--- flow/design.v ---
module FIR_FILTER (clk, rst, data_valid, data, fir_valid, fir_d);
  input clk, rst;
  input data_valid;
  input signed [15:0] data;
  output fir_valid;
  output signed [15:0] fir_d;
  parameter signed [19:0] FIR_C00 = 20'hFFF9E ;   
  parameter signed [19:0] FIR_C01 = 20'hFFF86 ;   
  parameter signed [19:0] FIR_C02 = 20'hFFFA7 ;   
  parameter signed [19:0] FIR_C03 = 20'h0003B ;   
  parameter signed [19:0] FIR_C04 = 20'h0014B ;   
  parameter signed [19:0] FIR_C05 = 20'h0024A ;   
  parameter signed [19:0] FIR_C06 = 20'h00222 ;   
  parameter signed [19:0] FIR_C07 = 20'hFFFE4 ;   
  parameter signed [19:0] FIR_C08 = 20'hFFBC5 ;   
  parameter signed [19:0] FIR_C09 = 20'hFF7CA ;   
  parameter signed [19:0] FIR_C10 = 20'hFF74E ;   
  parameter signed [19:0] FIR_C11 = 20'hFFD74 ;   
  parameter signed [19:0] FIR_C12 = 20'h00B1A ;   
  parameter signed [19:0] FIR_C13 = 20'h01DAC ;   
  parameter signed [19:0] FIR_C14 = 20'h02F9E ;   
  parameter signed [19:0] FIR_C15 = 20'h03AA9 ;   
  parameter signed [19:0] FIR_C16 = 20'h03AA9 ;   
  parameter signed [19:0] FIR_C17 = 20'h02F9E ;   
  parameter signed [19:0] FIR_C18 = 20'h01DAC ;   
  parameter signed [19:0] FIR_C19 = 20'h00B1A ;   
  parameter signed [19:0] FIR_C20 = 20'hFFD74 ;   
  parameter signed [19:0] FIR_C21 = 20'hFF74E ;   
  parameter signed [19:0] FIR_C22 = 20'hFF7CA ;   
  parameter signed [19:0] FIR_C23 = 20'hFFBC5 ;   
  parameter signed [19:0] FIR_C24 = 20'hFFFE4 ;   
  parameter signed [19:0] FIR_C25 = 20'h00222 ;   
  parameter signed [19:0] FIR_C26 = 20'h0024A ;   
  parameter signed [19:0] FIR_C27 = 20'h0014B ;   
  parameter signed [19:0] FIR_C28 = 20'h0003B ;   
  parameter signed [19:0] FIR_C29 = 20'hFFFA7 ;   
  parameter signed [19:0] FIR_C30 = 20'hFFF86 ;   
  parameter signed [19:0] FIR_C31 = 20'hFFF9E ;   
  reg [5:0] fir_cnt_r, fir_cnt_w;
  reg signed [66:0] sum_r, sum_w;
  reg signed [15:0] x_00_r, x_01_r, x_02_r, x_03_r, x_04_r, x_05_r, x_06_r, x_07_r,
                    x_08_r, x_09_r, x_10_r, x_11_r, x_12_r, x_13_r, x_14_r, x_15_r,
                    x_16_r, x_17_r, x_18_r, x_19_r, x_20_r, x_21_r, x_22_r, x_23_r,
                    x_24_r, x_25_r, x_26_r, x_27_r, x_28_r, x_29_r, x_30_r, x_31_r;
  reg signed [15:0] x_00_w, x_01_w, x_02_w, x_03_w, x_04_w, x_05_w, x_06_w, x_07_w,
                    x_08_w, x_09_w, x_10_w, x_11_w, x_12_w, x_13_w, x_14_w, x_15_w,
                    x_16_w, x_17_w, x_18_w, x_19_w, x_20_w, x_21_w, x_22_w, x_23_w,
                    x_24_w, x_25_w, x_26_w, x_27_w, x_28_w, x_29_w, x_30_w, x_31_w;
  assign fir_valid = (fir_cnt_r > 33);
  assign fir_d = sum_r >= 0 ? {sum_r[66], sum_r[30:24], sum_r[23:16]} : {sum_r[66], sum_r[30:24], sum_r[23:16]} + 16'd1;
  always@ (*) begin
    x_00_w    = x_00_r; 
    x_01_w    = x_01_r; 
    x_02_w    = x_02_r; 
    x_03_w    = x_03_r; 
    x_04_w    = x_04_r;  
    x_05_w    = x_05_r;  
    x_06_w    = x_06_r;  
    x_07_w    = x_07_r;  
    x_08_w    = x_08_r;  
    x_09_w    = x_09_r;  
    x_10_w    = x_10_r;  
    x_11_w    = x_11_r;  
    x_12_w    = x_12_r;  
    x_13_w    = x_13_r;  
    x_14_w    = x_14_r;  
    x_15_w    = x_15_r;  
    x_16_w    = x_16_r;  
    x_17_w    = x_17_r;  
    x_18_w    = x_18_r;  
    x_19_w    = x_19_r;  
    x_20_w    = x_20_r;  
    x_21_w    = x_21_r;  
    x_22_w    = x_22_r;  
    x_23_w    = x_23_r;  
    x_24_w    = x_24_r;  
    x_25_w    = x_25_r;  
    x_26_w    = x_26_r;  
    x_27_w    = x_27_r;  
    x_28_w    = x_28_r;  
    x_29_w    = x_29_r;  
    x_30_w    = x_30_r;  
    x_31_w    = x_31_r;  
    sum_w     = sum_r;
    fir_cnt_w = fir_cnt_r;
    if (data_valid) begin
      if (fir_cnt_r <= 33) begin 
        fir_cnt_w = fir_cnt_r + 1;
      end
      x_31_w = data;
      x_30_w = x_31_r;
      x_29_w = x_30_r;
      x_28_w = x_29_r;
      x_27_w = x_28_r;
      x_26_w = x_27_r;
      x_25_w = x_26_r;
      x_24_w = x_25_r;
      x_23_w = x_24_r;
      x_22_w = x_23_r;
      x_21_w = x_22_r;
      x_20_w = x_21_r;
      x_19_w = x_20_r;
      x_18_w = x_19_r;
      x_17_w = x_18_r;
      x_16_w = x_17_r;
      x_15_w = x_16_r;
      x_14_w = x_15_r;
      x_13_w = x_14_r;
      x_12_w = x_13_r;
      x_11_w = x_12_r;
      x_10_w = x_11_r;
      x_09_w = x_10_r;
      x_08_w = x_09_r;
      x_07_w = x_08_r;
      x_06_w = x_07_r;
      x_05_w = x_06_r;
      x_04_w = x_05_r;
      x_03_w = x_04_r;
      x_02_w = x_03_r;
      x_01_w = x_02_r;
      x_00_w = x_01_r;
      sum_w = x_31_r * FIR_C00
            + x_30_r * FIR_C01
            + x_29_r * FIR_C02
            + x_28_r * FIR_C03
            + x_27_r * FIR_C04
            + x_26_r * FIR_C05
            + x_25_r * FIR_C06
            + x_24_r * FIR_C07
            + x_23_r * FIR_C08
            + x_22_r * FIR_C09
            + x_21_r * FIR_C10
            + x_20_r * FIR_C11
            + x_19_r * FIR_C12
            + x_18_r * FIR_C13
            + x_17_r * FIR_C14
            + x_16_r * FIR_C15
            + x_15_r * FIR_C16
            + x_14_r * FIR_C17
            + x_13_r * FIR_C18
            + x_12_r * FIR_C19
            + x_11_r * FIR_C20
            + x_10_r * FIR_C21
            + x_09_r * FIR_C22
            + x_08_r * FIR_C23
            + x_07_r * FIR_C24
            + x_06_r * FIR_C25
            + x_05_r * FIR_C26
            + x_04_r * FIR_C27
            + x_03_r * FIR_C28
            + x_02_r * FIR_C29
            + x_01_r * FIR_C30
            + x_00_r * FIR_C31;
    end else begin
      sum_w     = 0;
      fir_cnt_w = 0;
    end
  end
  always@ (posedge clk or posedge rst) begin 
    if (rst) begin
      x_00_r    <= 0;
      x_01_r    <= 0;
      x_02_r    <= 0;
      x_03_r    <= 0;
      x_04_r    <= 0;
      x_05_r    <= 0;
      x_06_r    <= 0;
      x_07_r    <= 0;
      x_08_r    <= 0;
      x_09_r    <= 0;
      x_10_r    <= 0;
      x_11_r    <= 0;
      x_12_r    <= 0;
      x_13_r    <= 0;
      x_14_r    <= 0;
      x_15_r    <= 0;
      x_16_r    <= 0;
      x_17_r    <= 0;
      x_18_r    <= 0;
      x_19_r    <= 0;
      x_20_r    <= 0;
      x_21_r    <= 0;
      x_22_r    <= 0;
      x_23_r    <= 0;
      x_24_r    <= 0;
      x_25_r    <= 0;
      x_26_r    <= 0;
      x_27_r    <= 0;
      x_28_r    <= 0;
      x_29_r    <= 0;
      x_30_r    <= 0;
      x_31_r    <= 0;
      sum_r     <= 0;
      fir_cnt_r <= 0;
    end else begin
      x_00_r    <= x_00_w;   
      x_01_r    <= x_01_w;   
      x_02_r    <= x_02_w;   
      x_03_r    <= x_03_w;   
      x_04_r    <= x_04_w;   
      x_05_r    <= x_05_w;   
      x_06_r    <= x_06_w;   
      x_07_r    <= x_07_w;   
      x_08_r    <= x_08_w;   
      x_09_r    <= x_09_w;   
      x_10_r    <= x_10_w;  
      x_11_r    <= x_11_w;  
      x_12_r    <= x_12_w;  
      x_13_r    <= x_13_w;  
      x_14_r    <= x_14_w;  
      x_15_r    <= x_15_w;  
      x_16_r    <= x_16_w;  
      x_17_r    <= x_17_w;  
      x_18_r    <= x_18_w;  
      x_19_r    <= x_19_w;  
      x_20_r    <= x_20_w;  
      x_21_r    <= x_21_w;  
      x_22_r    <= x_22_w;  
      x_23_r    <= x_23_w;  
      x_24_r    <= x_24_w;  
      x_25_r    <= x_25_w;  
      x_26_r    <= x_26_w;  
      x_27_r    <= x_27_w;  
      x_28_r    <= x_28_w;  
      x_29_r    <= x_29_w;  
      x_30_r    <= x_30_w;  
      x_31_r    <= x_31_w;  
      sum_r     <= sum_w;
      fir_cnt_r <= fir_cnt_w;
    end
  end
endmodule
--- flow/run.sh ---
#!/bin/bash
# the make line also repeats each setting of config.mk as NAME=value (left out here)
make -C /OpenROAD-flow-scripts/flow DESIGN_CONFIG=/design/flow/config.mk WORK_HOME=/design/flow/orfs CLKGATE_MAP_FILE= finish
--- flow/config.mk ---
export PLATFORM = sky130hd
export DESIGN_NAME = FIR_FILTER
export DESIGN_NICKNAME = FIR_FILTER
export VERILOG_FILES = /design/flow/design.v
export SDC_FILE = /design/flow/constraint.sdc
export NUM_CORES = 4
export LEC_CHECK = 0
export CAP_MARGIN = 20
export CORE_MARGIN = 2
export CORE_UTILIZATION = 40
export SLEW_MARGIN = 20
--- flow/constraint.sdc ---
create_clock -name core_clock -period 15.0 [get_ports {clk}]
set_input_delay 3.0000 -clock core_clock [delete_from_list [all_inputs] [get_ports {clk}]]
set_output_delay 3.0000 -clock core_clock [all_outputs]
set_load 0.01 [all_outputs]
==> flow_metrics.py, run 1 <==
# Metrics from the implementation run
metrics = {
    "sta": {
        "worstMarginPinSlew_ps": 1180,
        "setup_tns_ps": 0,
        "fin_ws_ps": 1260,
        "drv_slew": 0,
        "max_freq_mhz": 72.8,
        "finClkSkew_ps": 73.2,
        "holdWs_ps": 518,
        "final-hold-violation-count": 0,
        "finalSetupViolCount": 0,
        "period_minus_slack_ps": 13740,
        "rsz0062_at_grt": "false",
        "relSlewSlack": 0.207,
        "period_used_share": 0.916,
    },
    "drt": {
        "drc_errors": 0,
        "postRouteAntennaNets": 0,
        "drt-initial-drc-count": 6902,
        "finalWirelength_um": 425000,
        "post_drt_wl_per_cell_um": 22.3,
        "vias": 93800,
        "viasPerCell": 4.91,
        "detail_route.first_pass.iterations": 12,
    },
    "synthesis": {
        "ys_seq_frac": 0.0927,
        "ys_chip_area_um2": 144000,
        "synth_top_cell_by_count": "inv_1",
        "synth_stat.cells": 14200,
        "synthTopCellsByCount": "inv_1, fa_1, ha_1",
        "synth_area_um2": 144000,
        "ys_sh_aoi": 0.0602,
        "syn_avg_cell_area_um2": 10.2,
        "simple_gate_share": 0.0395,
        "area_leaders": "fa_1, ha_1, inv_1",
        "syn_inst": 14200,
        "synthArstFlopShare": 1.00,
        "ys.warnings.count": 1,
        "ys_sh_adder": 0.635,
        "ys_types": 84,
        "muxShareOfSynthArea": 0.0166,
        "yosysTopAreaCell": "fa_1",
        "yosysTopAreaCellShare": 0.412,
        "top_logic_kind": "adder cells",
        "synth-edff-count": 0,
        "ys_sh_xor": 0.0344,
        "synth_nets": 19700,
        "ys.flop_type": "dfrtp_1",
        "synth_flops": 534,
    },
    "clock_tree": {
        "path_clk_slew_ps": 60,
        "cts-resized-gates": 0,
        "clk-insertion-delay-late_ps": 860,
        "root_buffer": "clkbuf_16",
        "cts_tree": "yes",
        "clock-sinks": 534,
        "cts-hold-fix-buffers": 0,
        "htree_num_levels": 3,
        "post_cts_buffers": 0,
        "clock_path_buffers": 4,
        "cts_made_buffers": 86,
    },
    "floorplanning": {
        "die_x_um": 604,
        "die_h_um": 604,
        "initial_core_util": 0.402,
        "core_um2": 359000,
        "die_area_um2": 365000,
        "io_pins": 36,
        "rows": 220,
    },
    "worst_hold_path": {
        "hold_path_end": "x_16_r[13]",
        "holdPathStages": 1,
        "hold_start": "x_16_r[13]",
        "hold_class": "reg -> reg",
    },
    "setup_path": {
        "end_kind": "flip-flop",
        "path_buffers": 12,
        "cp_top_family": "adder cells",
        "r2r-end": "sum_r[65]",
        "worstSetupPathType": "reg -> reg",
        "crit_required_ps": 15790,
        "reg2reg_slack_ps": 1260,
        "critPathMostFrequentCell": "fa_1",
        "worst-path-stages": 47,
        "ff2ff_path_depth": 47,
        "rr_startpoint": "x_17_r[7]",
        "worstPathArrival_ps": 14530,
        "crit_start": "x_17_r[7]",
        "critPathMaxStageDelay_ps": 840,
        "cp_max_fo": 9,
        "startpoint_type": "flip-flop",
        "slowest_stage": "fa_1",
        "endpoint": "sum_r[65]",
    },
    "job": {
        "max_cap_violations": 0,
        "warning_count": 255,
    },
    "grt": {
        "grt_busiest_layer": "met2",
        "grt_start_max_net_pins": 185,
        "grt_first_pass_wirelength_um": 642000,
        "grtUsageMet3": 0.0317,
        "grt_use_met1": 0.337,
        "antenna_found_initial": 19,
        "grt_pass1_vias": 99800,
        "use_met2": 0.377,
        "grtUsageTotal": 0.240,
        "gr-total-overflow": 0,
    },
    "finish": {
        "syn_to_final_growth_pct": 6.47,
        "fin_nets": 19800,
    },
    "status": {
        "status": "no timing/DRC/antenna violations",
    },
    "placed_design": {
        "port_buffers": 35,
        "hpwlAfterDp_um": 378000,
        "place_ws_ps": 1250,
        "globalplace.congestion": 1.01,
    },
}
[layer usage]
| metal | part of all wire | wire length [um] | vias up |
|---|---|---|---|
| li1 | - | - | 43000 |
| met1 | 0.45 | 191000 | 48200 |
| met3 | 0.059 | 24900 | 404 |
| met5 | 0.00010 | 43 | - |
| met2 | 0.45 | 190000 | 2188 |
| met4 | 0.046 | 19400 | 6 |
[per-stage QoR]
stage / instance area, um2 / util / std cells
6_report: 153000 / 0.428 / 19100
5_1_grt: 153000 / 0.428 / 19100
4_1_cts: 153000 / 0.427 / 19100
3_5_place_dp: 150000 / 0.419 / 18900
3_3_place_gp: 150000 / 0.419 / 18900
2_1_floorplan: 144000 / - / 14200
[area by class of cell]
type | instances | area (um2)
fillers | 34900 | 205000
multi-input cells | 8954 | 113000
inverters | 4559 | 17100
flip-flops and latches | 534 | 13400
well taps | 4773 | 5970
clock buffers | 106 | 2350
repair buffers | 91 | 838
clock inverters | 45 | 593
diodes | 17 | 42.5
==> run 2, diff against run 1 <==
ABC_AREA = 0   (was default)
CAP_MARGIN = 25   (was 20)
CELL_PAD_IN_SITES_GLOBAL_PLACEMENT = 0   (was default)
CORE_UTILIZATION = 70   (was 40)
CTS_CLUSTER_DIAMETER = 263   (was default)
CTS_CLUSTER_SIZE = 33   (was default)
MAX_ROUTING_LAYER = met4   (was default)
clock period = 10.7 ns   (was 15.0 ns; I/O delays follow)
==> run 2 against run 1 <==
The run now fails in global routing; area after synthesis unchanged; synthesized cell count unchanged; die area down 43%.
==> flow_metrics.py, run 2 <==
# Flow results
metrics = {
    "clock_tree": {
        "htree_num_levels": 1,
        "clock-sinks": 534,
        "cts_made_buffers": 20,
        "root_buffer": "clkbuf_16",
        "clock_path_buffers": 3,
        "cts-hold-fix-buffers": 0,
    },
    "status": {
        "failed_stage": "global routing",
        "status": "stopped before the end",
    },
    "synthesis": {
        "ys.warnings.count": 1,
        "synth_flops": 534,
        "ys_sh_xor": 0.0344,
        "ys.flop_type": "dfrtp_1",
        "ys_chip_area_um2": 144000,
        "synth_stat.cells": 14200,
        "synthArstFlopShare": 1.00,
        "ys_seq_frac": 0.0927,
        "area_leaders": "fa_1, ha_1, inv_1",
        "syn_avg_cell_area_um2": 10.2,
        "simple_gate_share": 0.0395,
        "synth_area_um2": 144000,
        "yosysTopAreaCell": "fa_1",
        "ys_types": 84,
        "muxShareOfSynthArea": 0.0166,
        "synth-edff-count": 0,
        "ys_sh_adder": 0.635,
        "top_logic_kind": "adder cells",
        "synth_top_cell_by_count": "inv_1",
        "yosysTopAreaCellShare": 0.412,
        "ys_sh_aoi": 0.0602,
        "syn_inst": 14200,
        "synthTopCellsByCount": "inv_1, fa_1, ha_1",
        "synth_nets": 19700,
    },
    "floorplanning": {
        "core_um2": 205000,
        "die_x_um": 458,
        "die_h_um": 458,
        "io_pins": 36,
        "initial_core_util": 0.705,
        "die_area_um2": 210000,
        "rows": 166,
    },
    "placed_design": {
        "dp.cells": 18800,
        "port_buffers": 35,
        "place_ws_ps": -2730,
        "globalplace.congestion": 1.10,
        "hpwlAfterDp_um": 422000,
        "place_area_um2": 164000,
    },
}
==> run 2: timing repair <==
action | 4_1_cts
pin swaps | 185
resized | 259
setup endpoints to repair | 16
buffers inserted | 37
==> run 2: through the flow <==
step / setup TNS (ps) / hold slack (ps)
2_1_floorplan: -17130 / 478
3_3_place_gp: -33280 / 500
4_1_cts: -31320 / 537
3_5_place_dp: -36880 / 499
==> run 3, diff against run 2 <==
ABC_AREA = 1   (was 0)
CAP_MARGIN = 20   (was 25)
CELL_PAD_IN_SITES_GLOBAL_PLACEMENT = default   (was 0)
CORE_UTILIZATION = 68   (was 70)
CTS_CLUSTER_DIAMETER = 242   (was 263)
CTS_CLUSTER_SIZE = default   (was 33)
MAX_ROUTING_LAYER = default   (was met4)
SETUP_SLACK_MARGIN = -0.43   (was default)
clock period = 11.8 ns   (was 10.7 ns; I/O delays follow)
==> run 3 against run 2 <==
The layout now fails its checks (negative setup slack); synthesized cell count rose by 15%; area after synthesis rose by 3.6%; die area rose by 6.5%.
==> flow_metrics.py, run 3 <==
# Metrics from the implementation run
metrics = {
    "status": {
        "status": "failed layout checks",
        "so_faults": "negative setup slack",
    },
    "sta": {
        "rsz0062_at_grt": "true",
        "period_used_share": 1.04,
        "worstMarginPinSlew_ps": 1110,
        "finClkSkew_ps": 39.9,
        "final-hold-violation-count": 0,
        "finalSetupViolCount": 16,
        "relSlewSlack": 0.257,
        "drv_slew": 0,
        "fin_ws_ps": -445,
        "max_freq_mhz": 81.7,
        "holdWs_ps": 497,
        "period_minus_slack_ps": 12240,
    },
    "setup_path": {
        "startpoint_type": "flip-flop",
        "slowest_stage": "fa_1",
        "rr_startpoint": "x_14_r[7]",
        "r2r-end": "sum_r[65]",
        "ff2ff_path_depth": 47,
        "cp_max_fo": 4,
        "crit_start": "x_14_r[7]",
        "worstPathArrival_ps": 12940,
        "critPathMostFrequentCell": "fa_1",
        "crit_required_ps": 12490,
        "reg2reg_slack_ps": -440,
        "worst-path-stages": 47,
        "endpoint": "sum_r[65]",
        "critPathMaxStageDelay_ps": 560,
        "path_buffers": 13,
        "end_kind": "flip-flop",
        "cp_top_family": "adder cells",
        "worstSetupPathType": "reg -> reg",
    },
    "clock_tree": {
        "cts_tree": "yes",
        "clock_path_buffers": 3,
        "clock-sinks": 534,
        "root_buffer": "clkbuf_16",
        "cts_made_buffers": 78,
        "clk-insertion-delay-late_ps": 780,
        "cts-hold-fix-buffers": 0,
        "path_clk_slew_ps": 70,
        "htree_num_levels": 3,
    },
    "synthesis": {
        "ys_seq_frac": 0.0895,
        "synth_nets": 21800,
        "ys_sh_xor": 0.0294,
        "ys.flop_type": "dfrtp_1",
        "ys_types": 56,
        "ys_sh_adder": 0.613,
        "yosysTopAreaCell": "fa_1",
        "syn_inst": 16300,
        "muxShareOfSynthArea": 0,
        "synth_flops": 534,
        "yosysTopAreaCellShare": 0.398,
        "ys_chip_area_um2": 149000,
        "ys_sh_aoi": 0.0516,
        "synthTopCellsByCount": "inv_1, fa_1, ha_1",
        "synth_area_um2": 149000,
        "synthArstFlopShare": 1.00,
        "syn_avg_cell_area_um2": 9.17,
        "synth_top_cell_by_count": "inv_1",
        "synth_stat.cells": 16300,
        "simple_gate_share": 0.0866,
        "top_logic_kind": "adder cells",
        "synth-edff-count": 0,
        "area_leaders": "fa_1, ha_1, inv_1",
        "ys.warnings.count": 1,
    },
    "drt": {
        "postRouteAntennaNets": 0,
        "drt-initial-drc-count": 9948,
        "drc_errors": 0,
        "vias": 116000,
        "finalWirelength_um": 493000,
        "post_drt_wl_per_cell_um": 23.8,
        "detail_route.first_pass.iterations": 9,
        "viasPerCell": 5.61,
    },
    "job": {
        "max_cap_violations": 0,
        "warning_count": 258,
    },
    "grt": {
        "grt_first_pass_wirelength_um": 749000,
        "grt_start_max_net_pins": 192,
        "grtUsageTotal": 0.455,
        "gr-total-overflow": 0,
        "antenna_found_initial": 19,
        "grt_pass1_vias": 126000,
    },
    "floorplanning": {
        "die_area_um2": 223000,
        "initial_core_util": 0.686,
        "io_pins": 36,
        "die_h_um": 473,
        "die_x_um": 473,
        "rows": 171,
        "core_um2": 218000,
    },
    "placed_design": {
        "globalplace.congestion": 1.08,
        "place_ws_ps": -835,
        "place_area_um2": 164000,
        "hpwlAfterDp_um": 431000,
        "port_buffers": 35,
    },
    "finish": {
        "fin_util": 0.780,
        "fillers": 14600,
        "finalInstanceArea_um2": 170000,
        "syn_to_final_growth_pct": 13.7,
        "fin_nets": 23400,
    },
    "worst_hold_path": {
        "hold_path_end": "x_16_r[1]",
        "hold_class": "reg -> reg",
        "holdPathStages": 2,
        "hold_start": "x_16_r[1]",
    },
}
==> run 3: area by class of cell <==
type | instances | area, um2 | area share
Multi-Input combinational cell | 10600 | 119000 | 0.700
Inverter | 5010 | 18800 | 0.111
Sequential cell | 534 | 13400 | 0.0789
Timing Repair Buffer | 1599 | 12400 | 0.0731
Tap cell | 2854 | 3570 | 0.0210
Clock buffer | 98 | 2170 | 0.0128
Clock inverter | 41 | 573 | 0.00338
Antenna cell | 7 | 17.5 | 0.000103
==> run 3: through the flow <==
step,instances,TNS [ps]
floorplan,16300,-2590
global placement,20600,-9100
detailed placement,20600,-11120
CTS,20700,-5890
global route,20700,-10970
finish,20700,-5340
==> run 3: per-layer routing <==
layer,part of all wire,up-vias,global-route usage
met1,0.38,58100,0.578
met5,0.00017,-,0
met4,0.084,12,0.293
li1,-,51700,-
met3,0.097,1512,0.106
met2,0.44,5175,0.703
==> run 3: repair_timing <==
| item | CTS | global route |
|---|---|---|
| pin swaps | 81 | 246 |
| setup buffers | 20 | 43 |
| resized | 180 | 439 |
| setup endpoints to repair | 16 | 16 |
==> run 4, diff against run 3 <==
ABC_AREA = default   (was 1)
CELL_PAD_IN_SITES_GLOBAL_PLACEMENT = 2   (was default)
CORE_UTILIZATION = 32   (was 68)
CTS_CLUSTER_DIAMETER = 181   (was 242)
GPL_ROUTABILITY_DRIVEN = 1   (was default)
GPL_TIMING_DRIVEN = 1   (was default)
MIN_ROUTING_LAYER = met1   (was default)
PLACE_DENSITY_LB_ADDON = 0.3   (was default)
SETUP_SLACK_MARGIN = 1.45   (was -0.43)
clock period = 15.1 ns   (was 11.8 ns; I/O delays follow)
==> run 4 against run 3 <==
The run now finishes clean; sequential cell count unchanged; fmax down 8.1%; via count fell by 21%; die area is 100% higher; register-to-register slack improved by 2200 ps; sequential share of layout area rose by 0.69 points; design area shrank 7.6%; synthesized cell count fell by 13%; first-iteration DRC count shrank 48%; critical path type unchanged; largest cell class unchanged.
==> flow_metrics.py, run 4 <==
# Metrics from the implementation run
metrics = {
    "synthesis": {
        "syn_inst": 14200,
        "area_leaders": "fa_1, ha_1, inv_1",
        "synth-edff-count": 0,
        "ys.flop_type": "dfrtp_1",
        "synthArstFlopShare": 1.00,
        "ys_chip_area_um2": 144000,
        "synth_stat.cells": 14200,
        "synth_area_um2": 144000,
        "muxShareOfSynthArea": 0.0166,
        "synthTopCellsByCount": "inv_1, fa_1, ha_1",
        "synth_top_cell_by_count": "inv_1",
        "ys_sh_adder": 0.635,
        "simple_gate_share": 0.0395,
        "ys_sh_xor": 0.0344,
        "ys_seq_frac": 0.0927,
        "ys_sh_aoi": 0.0602,
        "synth_nets": 19700,
        "top_logic_kind": "adder cells",
        "yosysTopAreaCell": "fa_1",
        "yosysTopAreaCellShare": 0.412,
        "ys.warnings.count": 1,
        "syn_avg_cell_area_um2": 10.2,
        "ys_types": 84,
        "synth_flops": 534,
    },
    "setup_path": {
        "cp_max_fo": 6,
        "startpoint_type": "flip-flop",
        "crit_start": "x_14_r[4]",
        "reg2reg_slack_ps": 1770,
        "path_buffers": 10,
        "slowest_stage": "fa_2",
        "r2r-end": "sum_r[65]",
        "critPathMostFrequentCell": "fa_1",
        "ff2ff_path_depth": 45,
        "endpoint": "sum_r[65]",
        "worstSetupPathType": "reg -> reg",
        "crit_required_ps": 15880,
        "worst-path-stages": 45,
        "rr_startpoint": "x_14_r[4]",
        "end_kind": "flip-flop",
        "critPathMaxStageDelay_ps": 630,
        "cp_top_family": "adder cells",
        "worstPathArrival_ps": 14100,
    },
    "finish": {
        "fillers": 46200,
        "stdcell_count": 20400,
        "syn_to_final_growth_pct": 8.80,
        "flop_area_um2": 13500,
        "finalInstanceArea_um2": 157000,
        "comb_area_um2": 114000,
        "fin_nets": 19900,
    },
    "placed_design": {
        "globalplace.congestion": 0.967,
        "place_area_um2": 152000,
        "hpwlAfterDp_um": 418000,
        "port_buffers": 35,
        "dp.cells": 20100,
    },
    "floorplanning": {
        "die_x_um": 675,
        "initial_core_util": 0.321,
        "die_area_um2": 456000,
        "rows": 246,
        "core_um2": 449000,
        "die_h_um": 675,
        "io_pins": 36,
    },
    "clock_tree": {
        "cts_tree": "yes",
        "root_buffer": "clkbuf_16",
        "clock-sinks": 534,
        "path_clk_slew_ps": 70,
        "clk-insertion-delay-late_ps": 870,
        "cts_made_buffers": 93,
        "cts-hold-fix-buffers": 0,
        "htree_num_levels": 3,
        "clock_path_buffers": 4,
    },
    "worst_hold_path": {
        "holdPathStages": 1,
        "hold_start": "x_16_r[10]",
        "hold_path_end": "x_16_r[10]",
        "hold_class": "reg -> reg",
    },
    "grt": {
        "grtUsageTotal": 0.212,
        "antenna_found_initial": 16,
        "grt_pass1_vias": 102000,
        "gr-total-overflow": 0,
        "grt_first_pass_wirelength_um": 700000,
        "grt_start_max_net_pins": 155,
    },
    "drt": {
        "finalWirelength_um": 470000,
        "viasPerCell": 4.52,
        "drt-initial-drc-count": 5132,
        "vias": 92200,
        "detail_route.first_pass.iterations": 6,
        "postRouteAntennaNets": 0,
        "drc_errors": 0,
        "post_drt_wl_per_cell_um": 23.0,
    },
    "job": {
        "max_cap_violations": 0,
        "warning_count": 251,
    },
    "sta": {
        "holdWs_ps": 511,
        "worstMarginPinSlew_ps": 1290,
        "finClkSkew_ps": 37.0,
        "relSlewSlack": 0.134,
        "drv_slew": 0,
        "setup_tns_ps": 0,
        "finalSetupViolCount": 0,
        "max_freq_mhz": 75.0,
        "rsz0062_at_grt": "true",
        "period_used_share": 0.882,
        "period_minus_slack_ps": 13330,
        "final-hold-violation-count": 0,
    },
    "status": {
        "status": "no timing/DRC/antenna violations",
    },
}
==> run 4: per-layer routing <==
layer	global-route usage	up-vias	part of all wire
met5	0	-	0.000026
met4	0.0600	2	0.035
li1	-	43200	-
met3	0.0252	353	0.039
met1	0.299	47500	0.47
met2	0.342	1243	0.46
==> run 4: layout make-up <==
cell class                      instances  share of cell area
Antenna cell                           27            0.000431
Clock buffer                          123              0.0169
Clock inverter                         43             0.00434
Inverter                             4559               0.109
Multi-Input combinational cell       8954               0.726
Sequential cell                       534              0.0858
Tap cell                             5952              0.0475
Timing Repair Buffer                  193              0.0101
==> run 4: through the flow <==
| step | utilization | worst slack (ps) |
|---|---|---|
| 3_3_place_gp | 0.339 | 1060 |
| 2_1_floorplan | - | 1840 |
| 5_1_grt | 0.349 | 1330 |
| 3_5_place_dp | 0.339 | 1070 |
| 4_1_cts | 0.347 | 1380 |
| 6_report | 0.349 | 1770 |
==> run 4: timing repair <==
| item | CTS | global route |
|---|---|---|
| pin swaps | 4 | 32 |
| resized | 33 | 170 |
| buffers inserted | 9 | 71 |
| setup endpoints to repair | 11 | 13 |
==> run 5, diff against run 4 <==
CELL_PAD_IN_SITES_GLOBAL_PLACEMENT = default   (was 2)
CORE_UTILIZATION = 67   (was 32)
CTS_CLUSTER_DIAMETER = default   (was 181)
GPL_ROUTABILITY_DRIVEN = default   (was 1)
GPL_TIMING_DRIVEN = default   (was 1)
HOLD_SLACK_MARGIN = -0.1   (was default)
MIN_ROUTING_LAYER = default   (was met1)
PLACE_DENSITY = 0.67   (was default)
PLACE_DENSITY_LB_ADDON = default   (was 0.3)
SETUP_SLACK_MARGIN = -0.82   (was 1.45)
clock period = 10.9 ns   (was 15.1 ns; I/O delays follow)
==> run 5 against run 4 <==
Now fails the layout checks on negative setup slack; core utilization rose by 44 points; count of clock-buffer cells in the layout fell by 15; critical endpoint is now sum_r[23]; worst setup slack got worse by 4000 ps; sequential cell count did not move; non-clock buffer count rose by 1906; design area rose by 7.2%; global-route usage rose by 23 points; final cell count fell by 6.0%; area after synthesis did not move.
==> flow_metrics.py, run 5 <==
# Metrics from the implementation run
metrics = {
    "synthesis": {
        "synth_stat.cells": 14200,
        "top_logic_kind": "adder cells",
        "syn_avg_cell_area_um2": 10.2,
        "synth_top_cell_by_count": "inv_1",
        "synth_nets": 19700,
        "synth_area_um2": 144000,
        "ys_sh_aoi": 0.0602,
        "muxShareOfSynthArea": 0.0166,
        "synthArstFlopShare": 1.00,
        "ys_sh_adder": 0.635,
        "ys_seq_frac": 0.0927,
        "synthTopCellsByCount": "inv_1, fa_1, ha_1",
        "syn_inst": 14200,
        "ys.warnings.count": 1,
        "area_leaders": "fa_1, ha_1, inv_1",
        "yosysTopAreaCell": "fa_1",
        "yosysTopAreaCellShare": 0.412,
        "ys.flop_type": "dfrtp_1",
        "synth-edff-count": 0,
        "ys_chip_area_um2": 144000,
        "synth_flops": 534,
        "ys_types": 84,
        "simple_gate_share": 0.0395,
        "ys_sh_xor": 0.0344,
    },
    "floorplanning": {
        "die_x_um": 468,
        "initial_core_util": 0.673,
        "core_um2": 214000,
        "die_h_um": 468,
        "rows": 170,
        "die_area_um2": 219000,
        "io_pins": 36,
    },
    "clock_tree": {
        "cts_tree": "yes",
        "clock_path_buffers": 3,
        "root_buffer": "clkbuf_16",
        "path_clk_slew_ps": 60,
        "clk-insertion-delay-late_ps": 790,
        "clock-sinks": 534,
        "cts_made_buffers": 82,
        "htree_num_levels": 3,
    },
    "worst_hold_path": {
        "hold_class": "reg -> reg",
        "hold_path_end": "x_16_r[9]",
        "holdPathStages": 1,
        "hold_start": "x_16_r[9]",
    },
    "drt": {
        "vias": 108000,
        "postRouteAntennaNets": 0,
        "drt-initial-drc-count": 8516,
        "detail_route.first_pass.iterations": 5,
        "post_drt_wl_per_cell_um": 24.4,
        "viasPerCell": 5.63,
        "drc_errors": 0,
        "finalWirelength_um": 467000,
    },
    "sta": {
        "period_minus_slack_ps": 13160,
        "worstMarginPinSlew_ps": 1220,
        "relSlewSlack": 0.190,
        "final-hold-violation-count": 0,
        "setup_tns_ps": -31130,
        "fin_ws_ps": -2260,
        "finClkSkew_ps": 47.9,
        "drv_slew": 0,
        "holdWs_ps": 525,
        "rsz0062_at_grt": "true",
        "max_freq_mhz": 76.0,
        "period_used_share": 1.21,
        "finalSetupViolCount": 16,
    },
    "grt": {
        "antenna_found_initial": 37,
        "grt_pass1_vias": 119000,
        "grt_start_max_net_pins": 138,
        "grtUsageTotal": 0.441,
        "grt_first_pass_wirelength_um": 711000,
        "gr-total-overflow": 0,
    },
    "finish": {
        "stdcell_count": 19200,
        "syn_to_final_growth_pct": 16.7,
        "fin_util": 0.785,
        "fin_nets": 21800,
    },
    "status": {
        "so_faults": "negative setup slack",
        "status": "failed layout checks",
    },
    "placed_design": {
        "hpwlAfterDp_um": 409000,
        "dp.cells": 19000,
        "port_buffers": 35,
        "globalplace.congestion": 1.10,
    },
    "setup_path": {
        "worst-path-stages": 53,
        "startpoint_type": "flip-flop",
        "end_kind": "flip-flop",
        "path_buffers": 18,
        "ff2ff_path_depth": 53,
        "rr_startpoint": "x_17_r[7]",
        "worstPathArrival_ps": 13790,
        "r2r-end": "sum_r[23]",
        "crit_start": "x_17_r[7]",
        "worstSetupPathType": "reg -> reg",
        "critPathMaxStageDelay_ps": 650,
        "reg2reg_slack_ps": -2260,
        "cp_max_fo": 4,
        "endpoint": "sum_r[23]",
        "cp_top_family": "adder cells",
        "crit_required_ps": 11530,
        "critPathMostFrequentCell": "fa_1",
        "slowest_stage": "fa_2",
    },
    "job": {
        "max_cap_violations": 0,
        "warning_count": 257,
    },
}
## run 5: repair_timing
| action | CTS | global route |
|---|---|---|
| resized | 286 | 113 |
| hold endpoints to repair | 0 | 0 |
| hold buffers | 0 | 0 |
| buffers inserted | 26 | 19 |
| pin swaps | 202 | 113 |
| endpoints found under the setup margin | 16 | 16 |
## run 5: layout make-up
class / count / area (um2)
clock buffers: 108 / 2350
multi-input cells: 8954 / 115000
clock inverters: 42 / 608
well taps: 2838 / 3550
fillers: 13900 / 46000
flip-flops and latches: 534 / 13400
inverters: 4559 / 17100
repair buffers: 2099 / 16300
diodes: 26 / 65.1
## run 5: metal layers
layer / GRT usage / share of wire / vias up / wire (um)
met3: 0.108 / 0.095 / 1418 / 44100
li1: - / - / 47000 / -
met2: 0.673 / 0.44 / 4640 / 207000
met1: 0.562 / 0.38 / 54700 / 177000
met5: 0 / 0.00029 / - / 136
met4: 0.290 / 0.084 / 22 / 39100
## run 5: through the flow
| step | setup WS, ps | cell area [um2] |
|---|---|---|
| after floorplan | -1560 | 145000 |
| after global placement | -2380 | 164000 |
| after detailed placement | -2590 | 164000 |
| after CTS | -2100 | 168000 |
| after global routing | -2540 | 168000 |
| final | -2260 | 168000 |
==> run 6, diff against run 5 <==
ABC_AREA = 1   (was default)
CAP_MARGIN = 10   (was 20)
CORE_ASPECT_RATIO = 1.45   (was default)
CORE_UTILIZATION = 40   (was 67)
CTS_CLUSTER_DIAMETER = 375   (was default)
GPL_TIMING_DRIVEN = 0   (was default)
HOLD_SLACK_MARGIN = -0.04   (was -0.1)
PLACE_DENSITY = default   (was 0.67)
PLACE_DENSITY_LB_ADDON = 0.15   (was default)
SETUP_SLACK_MARGIN = default   (was -0.82)
SLEW_MARGIN = 5   (was 20)
clock period = 15.0 ns   (was 10.9 ns; I/O delays follow)
==> run 6 against run 5 <==
Highest routed layer unchanged; global-route usage decreased by 13 points; via count decreased by 0.47%; synthesized cell count increased by 15%; clock skew decreased by 15 ps; now clean on timing, DRC and antenna; hold slack got worse by 28 ps.
==> flow_metrics.py, run 6 <==
# Metrics from the implementation run
metrics = {
    "setup_path": {
        "critPathMaxStageDelay_ps": 890,
        "startpoint_type": "flip-flop",
        "cp_max_fo": 10,
        "rr_startpoint": "x_14_r[4]",
        "crit_start": "x_14_r[4]",
        "end_kind": "flip-flop",
        "ff2ff_path_depth": 47,
        "worst-path-stages": 47,
        "cp_top_family": "adder cells",
        "r2r-end": "sum_r[65]",
        "critPathMostFrequentCell": "fa_1",
        "endpoint": "sum_r[65]",
        "slowest_stage": "fa_1",
        "worstPathArrival_ps": 15120,
        "reg2reg_slack_ps": 560,
        "path_buffers": 12,
        "worstSetupPathType": "reg -> reg",
        "crit_required_ps": 15680,
    },
    "synthesis": {
        "ys_sh_aoi": 0.0516,
        "synth_nets": 21800,
        "yosysTopAreaCell": "fa_1",
        "ys_sh_xor": 0.0294,
        "top_logic_kind": "adder cells",
        "area_leaders": "fa_1, ha_1, inv_1",
        "synthTopCellsByCount": "inv_1, fa_1, ha_1",
        "synthArstFlopShare": 1.00,
        "ys_types": 56,
        "yosysTopAreaCellShare": 0.398,
        "synth_stat.cells": 16300,
        "synth_flops": 534,
        "muxShareOfSynthArea": 0,
        "synth_top_cell_by_count": "inv_1",
        "ys.flop_type": "dfrtp_1",
        "syn_inst": 16300,
        "ys_chip_area_um2": 149000,
        "ys_sh_adder": 0.613,
        "synth-edff-count": 0,
        "ys.warnings.count": 1,
        "syn_avg_cell_area_um2": 9.17,
        "synth_area_um2": 149000,
        "ys_seq_frac": 0.0895,
        "simple_gate_share": 0.0866,
    },
    "job": {
        "warning_count": 240,
        "max_cap_violations": 0,
    },
    "placed_design": {
        "place_ws_ps": 14.0,
        "globalplace.congestion": 1.07,
        "port_buffers": 34,
        "dp.cells": 21200,
        "place_area_um2": 156000,
        "hpwlAfterDp_um": 520000,
    },
    "drt": {
        "route.met2.wl_um": 290000,
        "viasPerCell": 5.00,
        "top_layer": "met5",
        "post_drt_wl_per_cell_um": 26.7,
        "wl_met3_um": 21100,
        "wl_met1_um": 205000,
        "vias": 107000,
        "detail_route.first_pass.iterations": 6,
        "drc_errors": 0,
        "finalWirelength_um": 573000,
        "postRouteAntennaNets": 0,
        "drt-initial-drc-count": 6022,
    },
    "finish": {
        "comb_area_um2": 116000,
        "flop_area_um2": 13400,
        "syn_to_final_growth_pct": 6.70,
        "fillers": 37600,
        "finalInstanceArea_um2": 159000,
        "stdcell_count": 21400,
        "fin_nets": 22000,
    },
    "floorplanning": {
        "initial_core_util": 0.401,
        "die_h_um": 740,
        "rows": 270,
        "core_um2": 372000,
        "io_pins": 36,
        "die_x_um": 511,
        "die_area_um2": 378000,
    },
    "sta": {
        "max_freq_mhz": 69.3,
        "period_minus_slack_ps": 14440,
        "final-hold-violation-count": 0,
        "period_used_share": 0.963,
        "rsz0062_at_grt": "false",
        "holdWs_ps": 497,
        "drv_slew": 0,
        "finClkSkew_ps": 32.7,
        "setup_tns_ps": 0,
        "fin_ws_ps": 562,
        "worstMarginPinSlew_ps": 1370,
        "finalSetupViolCount": 0,
        "relSlewSlack": 0.0851,
    },
    "clock_tree": {
        "path_clk_slew_ps": 70,
        "clk-insertion-delay-late_ps": 770,
        "clock_path_buffers": 3,
        "htree_num_levels": 3,
        "root_buffer": "clkbuf_16",
        "cts_made_buffers": 79,
        "cts_tree": "yes",
        "clock-sinks": 534,
    },
    "grt": {
        "grt_pass1_vias": 117000,
        "gr-total-overflow": 0,
        "grt_first_pass_wirelength_um": 821000,
        "antenna_found_initial": 46,
        "grt_start_max_net_pins": 36,
        "grtUsageTotal": 0.308,
    },
    "worst_hold_path": {
        "hold_path_end": "fir_cnt_r[5]",
        "holdPathStages": 2,
        "hold_start": "fir_cnt_r[5]",
        "hold_class": "reg -> reg",
    },
    "status": {
        "status": "no timing/DRC/antenna violations",
    },
}
-- run 6: cell type report --
cell class | count | share of cell area
multi-input combinational | 10600 | 0.731
inverter | 5010 | 0.118
sequential | 534 | 0.0839
tap | 4896 | 0.0385
clock buffer | 99 | 0.0136
timing repair buffer | 63 | 0.00547
clock inverter | 45 | 0.00412
buffer | 134 | 0.00395
antenna | 59 | 0.000927
-- run 6: layer usage --
layer / up-vias / track usage
met5: - / 0
met4: 14 / 0.249
met3: 974 / 0.0328
met2: 2271 / 0.547
met1: 55100 / 0.332
li1: 48900 / -
-- run 6: repair_timing --
action / CTS / global route
endpoints found under the hold margin: 0 / 0
hold buffers: 0 / 0
resized: 1 / 2
setup buffers: 3 / 0
endpoints found under the setup margin: 1 / 11
-- run 6: stage by stage --
stage / util
after global placement: 0.418
after detailed placement: 0.420
final: 0.428
after floorplan: -
after CTS: 0.427
after global routing: 0.428
==> run 7, diff against run 6 <==
CAP_MARGIN = 40   (was 10)
CORE_ASPECT_RATIO = default   (was 1.45)
CORE_UTILIZATION = 72   (was 40)
CTS_CLUSTER_DIAMETER = default   (was 375)
CTS_CLUSTER_SIZE = 10   (was default)
GPL_ROUTABILITY_DRIVEN = 0   (was default)
GPL_TIMING_DRIVEN = default   (was 0)
HOLD_SLACK_MARGIN = default   (was -0.04)
PLACE_DENSITY_LB_ADDON = default   (was 0.15)
SETUP_SLACK_MARGIN = 2.48   (was default)
SLEW_MARGIN = 20   (was 5)
TNS_END_PERCENT = 10   (was default)
clock period = 8.48 ns   (was 15.0 ns; I/O delays follow)
==> run 7 against run 6 <==
Critical path depth increased by 1; first-iteration DRC count is 92% higher; the layout now fails its checks (negative setup slack); core utilization rose by 43 points; count of clock-buffer cells in the layout increased by 13.
==> flow_metrics.py, run 7 <==
# Metrics from the implementation run
metrics = {
    "synthesis": {
        "ys.flop_type": "dfrtp_1",
        "synthArstFlopShare": 1.00,
        "muxShareOfSynthArea": 0,
        "synth_area_um2": 149000,
        "ys.warnings.count": 1,
        "ys_sh_aoi": 0.0516,
        "ys_seq_frac": 0.0895,
        "yosysTopAreaCellShare": 0.398,
        "synth_stat.cells": 16300,
        "simple_gate_share": 0.0866,
        "ys_sh_xor": 0.0294,
        "synth_flops": 534,
        "syn_avg_cell_area_um2": 9.17,
        "yosysTopAreaCell": "fa_1",
        "ys_chip_area_um2": 149000,
        "ys_sh_adder": 0.613,
        "synth_nets": 21800,
        "ys_types": 56,
        "area_leaders": "fa_1, ha_1, inv_1",
        "top_logic_kind": "adder cells",
        "synth_top_cell_by_count": "inv_1",
        "syn_inst": 16300,
        "synthTopCellsByCount": "inv_1, fa_1, ha_1",
        "synth-edff-count": 0,
    },
    "sta": {
        "finalSetupViolCount": 16,
        "rsz0062_at_grt": "true",
        "period_minus_slack_ps": 12450,
        "worstMarginPinSlew_ps": 1030,
        "fin_ws_ps": -3970,
        "finClkSkew_ps": 33.1,
        "period_used_share": 1.47,
        "final-hold-violation-count": 0,
        "setup_tns_ps": -61220,
        "relSlewSlack": 0.311,
        "max_freq_mhz": 80.3,
        "drv_slew": 0,
    },
    "setup_path": {
        "critPathMostFrequentCell": "fa_1",
        "worst-path-stages": 48,
        "cp_top_family": "adder cells",
        "rr_startpoint": "x_17_r[5]",
        "startpoint_type": "flip-flop",
        "worstSetupPathType": "reg -> reg",
        "path_buffers": 14,
        "worstPathArrival_ps": 13180,
        "crit_required_ps": 9210,
        "cp_max_fo": 5,
        "slowest_stage": "fa_2",
        "reg2reg_slack_ps": -3970,
        "r2r-end": "sum_r[65]",
        "endpoint": "sum_r[65]",
        "crit_start": "x_17_r[5]",
        "end_kind": "flip-flop",
        "critPathMaxStageDelay_ps": 670,
        "ff2ff_path_depth": 48,
    },
    "drt": {
        "vias": 122000,
        "post_drt_wl_per_cell_um": 22.7,
        "drt-initial-drc-count": 11500,
        "detail_route.first_pass.iterations": 12,
        "drc_errors": 0,
        "finalWirelength_um": 493000,
        "viasPerCell": 5.61,
        "postRouteAntennaNets": 0,
    },
    "status": {
        "status": "failed layout checks",
        "so_faults": "negative setup slack",
    },
    "worst_hold_path": {
        "hold_class": "reg -> reg",
        "hold_path_end": "fir_cnt_r[5]",
        "hold_start": "fir_cnt_r[5]",
        "holdPathStages": 2,
    },
    "floorplanning": {
        "io_pins": 36,
        "rows": 167,
        "die_h_um": 459,
        "core_um2": 207000,
        "die_x_um": 459,
        "die_area_um2": 211000,
        "initial_core_util": 0.722,
    },
    "placed_design": {
        "port_buffers": 35,
        "hpwlAfterDp_um": 424000,
        "dp.cells": 21500,
    },
    "grt": {
        "grt_pass1_vias": 131000,
        "grtUsageTotal": 0.483,
        "antenna_found_initial": 20,
        "grt_first_pass_wirelength_um": 757000,
        "gr-total-overflow": 0,
        "grt_start_max_net_pins": 189,
    },
    "clock_tree": {
        "path_clk_slew_ps": 60,
        "cts-hold-fix-buffers": 0,
        "cts_tree": "yes",
        "clock-sinks": 534,
        "clk-insertion-delay-late_ps": 800,
        "root_buffer": "clkbuf_16",
        "clock_path_buffers": 3,
        "htree_num_levels": 3,
        "cts_made_buffers": 82,
    },
    "finish": {
        "stdcell_count": 21700,
        "syn_to_final_growth_pct": 18.9,
        "fin_nets": 24500,
        "fillers": 11800,
        "flop_area_um2": 13400,
        "comb_area_um2": 118000,
    },
    "job": {
        "warning_count": 257,
        "max_cap_violations": 0,
    },
}
[run 7: per-stage QoR]
stage	utilization	setup WS (ps)	hold slack, ps	instance area [um2]
after floorplan	-	-2900	463	150000
after global placement	0.838	-3550	484	173000
after detailed placement	0.838	-3810	496	173000
after CTS	0.856	-3510	509	177000
after global routing	0.859	-4450	528	177000
final	0.859	-3970	513	177000
[run 7: timing repair]
action	in CTS	in global routing
setup endpoints to repair	16	16
setup buffers	15	11
pin swaps	71	72
gates resized	163	118
[run 7: metal layers]
| layer | GRT usage | part of all wire | vias to the layer above |
|---|---|---|---|
| li1 | - | - | 53900 |
| met1 | 0.590 | 0.36 | 59800 |
| met2 | 0.721 | 0.43 | 6225 |
| met3 | 0.157 | 0.12 | 1894 |
| met4 | 0.355 | 0.096 | 28 |
| met5 | 0.00390 | 0.0010 | - |
[run 7: final cells by class]
type,instances,share of cell area
Multi-Input combinational cell,10600,0.665
Timing Repair Buffer,2730,0.119
Inverter,5010,0.106
Sequential cell,534,0.0755
Tap cell,2704,0.0191
Clock buffer,112,0.0129
Clock inverter,36,0.00297
Antenna cell,15,0.000212
==> run 8, diff against run 7 <==
ABC_AREA = default   (was 1)
CAP_MARGIN = 20   (was 40)
CTS_CLUSTER_DIAMETER = 45   (was default)
CTS_CLUSTER_SIZE = default   (was 10)
GPL_ROUTABILITY_DRIVEN = default   (was 0)
MAX_ROUTING_LAYER = met4   (was default)
PLACE_DENSITY_LB_ADDON = 0.18   (was default)
SETUP_SLACK_MARGIN = 1.76   (was 2.48)
TNS_END_PERCENT = default   (was 10)
clock period = 12.7 ns   (was 8.48 ns; I/O delays follow)
==> run 8 against run 7 <==
Area after synthesis is 3.4% lower; die area fell by 3.4%; the run now fails in global routing; synthesized cell count is 13% lower.
==> flow_metrics.py, run 8 <==
# Flow results
metrics = {
    "placed_design": {
        "globalplace.congestion": 1.14,
        "place_ws_ps": -839,
        "hpwlAfterDp_um": 409000,
        "port_buffers": 35,
        "dp.cells": 17800,
    },
    "synthesis": {
        "area_leaders": "fa_1, ha_1, inv_1",
        "yosysTopAreaCell": "fa_1",
        "ys_chip_area_um2": 144000,
        "syn_inst": 14200,
        "synth_flops": 534,
        "ys.warnings.count": 1,
        "synthTopCellsByCount": "inv_1, fa_1, ha_1",
        "ys_sh_adder": 0.635,
        "yosysTopAreaCellShare": 0.412,
        "synth_top_cell_by_count": "inv_1",
        "ys_types": 84,
        "simple_gate_share": 0.0395,
        "ys_sh_xor": 0.0344,
        "synth_stat.cells": 14200,
        "synth-edff-count": 0,
        "syn_avg_cell_area_um2": 10.2,
        "synth_nets": 19700,
        "top_logic_kind": "adder cells",
        "ys.flop_type": "dfrtp_1",
        "synthArstFlopShare": 1.00,
        "ys_sh_aoi": 0.0602,
        "synth_area_um2": 144000,
        "muxShareOfSynthArea": 0.0166,
        "ys_seq_frac": 0.0927,
    },
    "floorplanning": {
        "initial_core_util": 0.723,
        "io_pins": 36,
        "die_area_um2": 204000,
        "die_x_um": 451,
        "die_h_um": 451,
        "core_um2": 199000,
        "rows": 164,
    },
    "status": {
        "failed_stage": "global routing",
        "error_line": "[ERROR GRT-0116] Global routing finished with congestion. Check the congestion regions in the DRC Viewer.",
        "status": "stopped before the end",
    },
    "clock_tree": {
        "clock_path_buffers": 3,
        "cts-hold-fix-buffers": 0,
        "root_buffer": "clkbuf_16",
        "htree_num_levels": 4,
        "clock-sinks": 534,
        "cts_made_buffers": 135,
    },
    "grt": {
        "gr-total-overflow": 66,
        "grtUsageTotal": 0.548,
    },
}
[run 8: through the flow]
stage	utilization	setup TNS, ps	area, um2	hold WS [ps]
2_1_floorplan	-	0	145000	478
3_3_place_gp	0.781	-2210	156000	499
3_5_place_dp	0.781	-4850	156000	506
4_1_cts	0.809	-2300	161000	515
[run 8: metal layers]
metal  overflow  track usage
met1          2        0.620
met2         25        0.758
met3          9        0.238
met4         30        0.430
met5          -            -
[run 8: what timing repair did]
action,in CTS
setup endpoints to repair,16
gates resized,174
pin swaps,108
buffers inserted,16
==> run 9, diff against run 8 <==
CTS_CLUSTER_DIAMETER = 36   (was 45)
PLACE_DENSITY = 0.35   (was default)
PLACE_DENSITY_LB_ADDON = default   (was 0.18)
==> run 9 against run 8 <==
The flow again stops in global routing; synthesized cell count stayed put; die area stayed put; area after synthesis stayed put.
==> flow_metrics.py, run 9 <==
# Flow results
metrics = {
    "synthesis": {
        "synth_top_cell_by_count": "inv_1",
        "yosysTopAreaCell": "fa_1",
        "ys_sh_aoi": 0.0602,
        "ys_types": 84,
        "ys_seq_frac": 0.0927,
        "syn_avg_cell_area_um2": 10.2,
        "ys_chip_area_um2": 144000,
        "synth_area_um2": 144000,
        "ys.flop_type": "dfrtp_1",
        "synth-edff-count": 0,
        "simple_gate_share": 0.0395,
        "muxShareOfSynthArea": 0.0166,
        "synthTopCellsByCount": "inv_1, fa_1, ha_1",
        "synthArstFlopShare": 1.00,
        "ys.warnings.count": 1,
        "synth_stat.cells": 14200,
        "syn_inst": 14200,
        "area_leaders": "fa_1, ha_1, inv_1",
        "yosysTopAreaCellShare": 0.412,
        "top_logic_kind": "adder cells",
        "ys_sh_adder": 0.635,
        "synth_flops": 534,
        "synth_nets": 19700,
        "ys_sh_xor": 0.0344,
    },
    "placed_design": {
        "hpwlAfterDp_um": 407000,
        "port_buffers": 35,
        "dp.cells": 17800,
        "globalplace.congestion": 1.11,
    },
    "floorplanning": {
        "initial_core_util": 0.723,
        "die_h_um": 451,
        "die_area_um2": 204000,
        "io_pins": 36,
        "rows": 164,
        "core_um2": 199000,
        "die_x_um": 451,
    },
    "status": {
        "failed_stage": "global routing",
        "error_line": "[ERROR GRT-0116] Global routing finished with congestion. Check the congestion regions in the DRC Viewer.",
        "status": "stopped before the end",
    },
    "clock_tree": {
        "root_buffer": "clkbuf_16",
        "clock-sinks": 534,
        "cts_made_buffers": 151,
        "clock_path_buffers": 3,
        "htree_num_levels": 4,
    },
    "grt": {
        "gr-total-overflow": 5,
        "grtUsageTotal": 0.572,
    },
}
## run 9: per-stage QoR
stage | setup slack, ps | instance area (um2) | utilization | hold WS [ps]
2_1_floorplan | 242 | 145000 | - | 478
3_3_place_gp | -526 | 156000 | 0.781 | 493
3_5_place_dp | -716 | 156000 | 0.781 | 505
4_1_cts | -386 | 162000 | 0.814 | 516
## run 9: what timing repair did
item | 4_1_cts
hold buffers | 0
pin swaps | 137
resized | 222
gates cloned | 0
buffers inserted | 24
endpoints found under the setup margin | 16
## run 9: metal layers
metal | GRT overflow | GRT usage
met1 | 1 | 0.630
met2 | 1 | 0.758
met3 | 0 | 0.317
met4 | 3 | 0.450
met5 | - | -
==> run 10, diff against run 9 <==
ABC_AREA = 1   (was default)
CAP_MARGIN = 25   (was 20)
CELL_PAD_IN_SITES_GLOBAL_PLACEMENT = 1   (was default)
CORE_ASPECT_RATIO = 0.5   (was default)
CORE_UTILIZATION = 24   (was 72)
CTS_CLUSTER_DIAMETER = 88   (was 36)
CTS_CLUSTER_SIZE = 33   (was default)
MAX_ROUTING_LAYER = default   (was met4)
PLACE_DENSITY = 0.69   (was 0.35)
SETUP_SLACK_MARGIN = default   (was 1.76)
TNS_END_PERCENT = 5   (was default)
clock period = 10.7 ns   (was 12.7 ns; I/O delays follow)
==> run 10 against run 9 <==
Now fails the layout checks on negative setup slack; synthesized cell count increased by 15%; die area increased to 3.1 times the previous value; area after synthesis increased by 3.6%.
==> flow_metrics.py, run 10 <==
# Metrics from the implementation run
metrics = {
    "synthesis": {
        "synth-edff-count": 0,
        "ys_sh_adder": 0.613,
        "synth_area_um2": 149000,
        "syn_avg_cell_area_um2": 9.17,
        "ys_seq_frac": 0.0895,
        "ys_types": 56,
        "top_logic_kind": "adder cells",
        "synthArstFlopShare": 1.00,
        "synthTopCellsByCount": "inv_1, fa_1, ha_1",
        "synth_top_cell_by_count": "inv_1",
        "ys.flop_type": "dfrtp_1",
        "ys_sh_aoi": 0.0516,
        "ys_chip_area_um2": 149000,
        "area_leaders": "fa_1, ha_1, inv_1",
        "synth_stat.cells": 16300,
        "yosysTopAreaCellShare": 0.398,
        "yosysTopAreaCell": "fa_1",
        "simple_gate_share": 0.0866,
        "synth_flops": 534,
        "synth_nets": 21800,
        "muxShareOfSynthArea": 0,
        "ys_sh_xor": 0.0294,
        "ys.warnings.count": 1,
        "syn_inst": 16300,
    },
    "clock_tree": {
        "clock-sinks": 534,
        "cts_made_buffers": 69,
        "root_buffer": "clkbuf_16",
        "cts-hold-fix-buffers": 0,
        "path_clk_slew_ps": 90,
        "htree_num_levels": 3,
        "clk-insertion-delay-late_ps": 790,
        "cts_tree": "yes",
        "clock_path_buffers": 3,
    },
    "floorplanning": {
        "die_x_um": 1120,
        "io_pins": 36,
        "die_area_um2": 629000,
        "die_h_um": 562,
        "initial_core_util": 0.241,
        "core_um2": 618000,
        "rows": 204,
    },
    "setup_path": {
        "reg2reg_slack_ps": -1360,
        "worstSetupPathType": "reg -> reg",
        "startpoint_type": "flip-flop",
        "slowest_stage": "fa_2",
        "cp_max_fo": 5,
        "ff2ff_path_depth": 46,
        "r2r-end": "sum_r[29]",
        "cp_top_family": "adder cells",
        "path_buffers": 14,
        "critPathMaxStageDelay_ps": 670,
        "endpoint": "sum_r[29]",
        "worst-path-stages": 46,
        "crit_required_ps": 11410,
        "critPathMostFrequentCell": "fa_1",
        "worstPathArrival_ps": 12770,
        "end_kind": "flip-flop",
        "crit_start": "x_17_r[6]",
        "rr_startpoint": "x_17_r[6]",
    },
    "sta": {
        "max_freq_mhz": 82.9,
        "period_minus_slack_ps": 12060,
        "drv_slew": 0,
        "worstMarginPinSlew_ps": 1060,
        "setup_tns_ps": -20940,
        "relSlewSlack": 0.290,
        "final-hold-violation-count": 0,
        "rsz0062_at_grt": "true",
        "fin_ws_ps": -1360,
        "period_used_share": 1.13,
        "finClkSkew_ps": 83.1,
        "finalSetupViolCount": 16,
    },
    "worst_hold_path": {
        "holdPathStages": 2,
        "hold_start": "fir_cnt_r[5]",
        "hold_path_end": "fir_cnt_r[5]",
        "hold_class": "reg -> reg",
    },
    "placed_design": {
        "dp.cells": 26700,
        "hpwlAfterDp_um": 469000,
        "globalplace.congestion": 1.01,
        "port_buffers": 35,
    },
    "drt": {
        "drt-initial-drc-count": 7753,
        "finalWirelength_um": 519000,
        "route.met2.wl_um": 223000,
        "wl_met3_um": 38500,
        "viasPerCell": 4.15,
        "drc_errors": 0,
        "vias": 112000,
        "wl_met1_um": 241000,
        "top_layer": "met5",
        "detail_route.first_pass.iterations": 5,
        "postRouteAntennaNets": 0,
        "post_drt_wl_per_cell_um": 19.3,
    },
    "grt": {
        "grtUsageTotal": 0.167,
        "grt_start_max_net_pins": 144,
        "grt_pass1_vias": 119000,
        "antenna_found_initial": 18,
        "grt_first_pass_wirelength_um": 779000,
        "gr-total-overflow": 0,
    },
    "job": {
        "max_cap_violations": 0,
        "warning_count": 252,
    },
    "finish": {
        "fin_nets": 24200,
        "syn_to_final_growth_pct": 22.5,
        "stdcell_count": 26900,
    },
    "status": {
        "status": "failed layout checks",
        "so_faults": "negative setup slack",
    },
}
-- run 10: final cells by class --
cell class	count	area, um2
clock buffers	77	1850
inverters	5010	18800
multi-input cells	10600	119000
diodes	4	10.0
well taps	8240	10300
repair buffers	2406	19100
flip-flops and latches	534	13400
clock inverters	50	790
fillers	65500	436000
-- run 10: per-layer routing --
metal  vias to the layer above  global-route usage
met5                         -                   0
met4                        14              0.0404
met3                       407              0.0387
met2                      2239               0.259
met1                     55900               0.235
li1                      53200                   -
-- run 10: what timing repair did --
action,4_1_cts,5_1_grt
gates resized,482,64
buffers inserted,35,14
endpoints found under the hold margin,0,0
pin swaps,304,51
gates cloned,0,0
endpoints found under the setup margin,16,16
-- run 10: metrics by stage --
stage                     area (um2)  hold slack, ps  utilization  worst slack [ps]
after floorplan               149000             463            -             -1420
after global placement        178000             476        0.287             -2130
after detailed placement      178000             492        0.287             -2150
after CTS                     183000             506        0.295             -1330
after global routing          183000             581        0.296             -1800
final                         183000             501        0.296             -1360
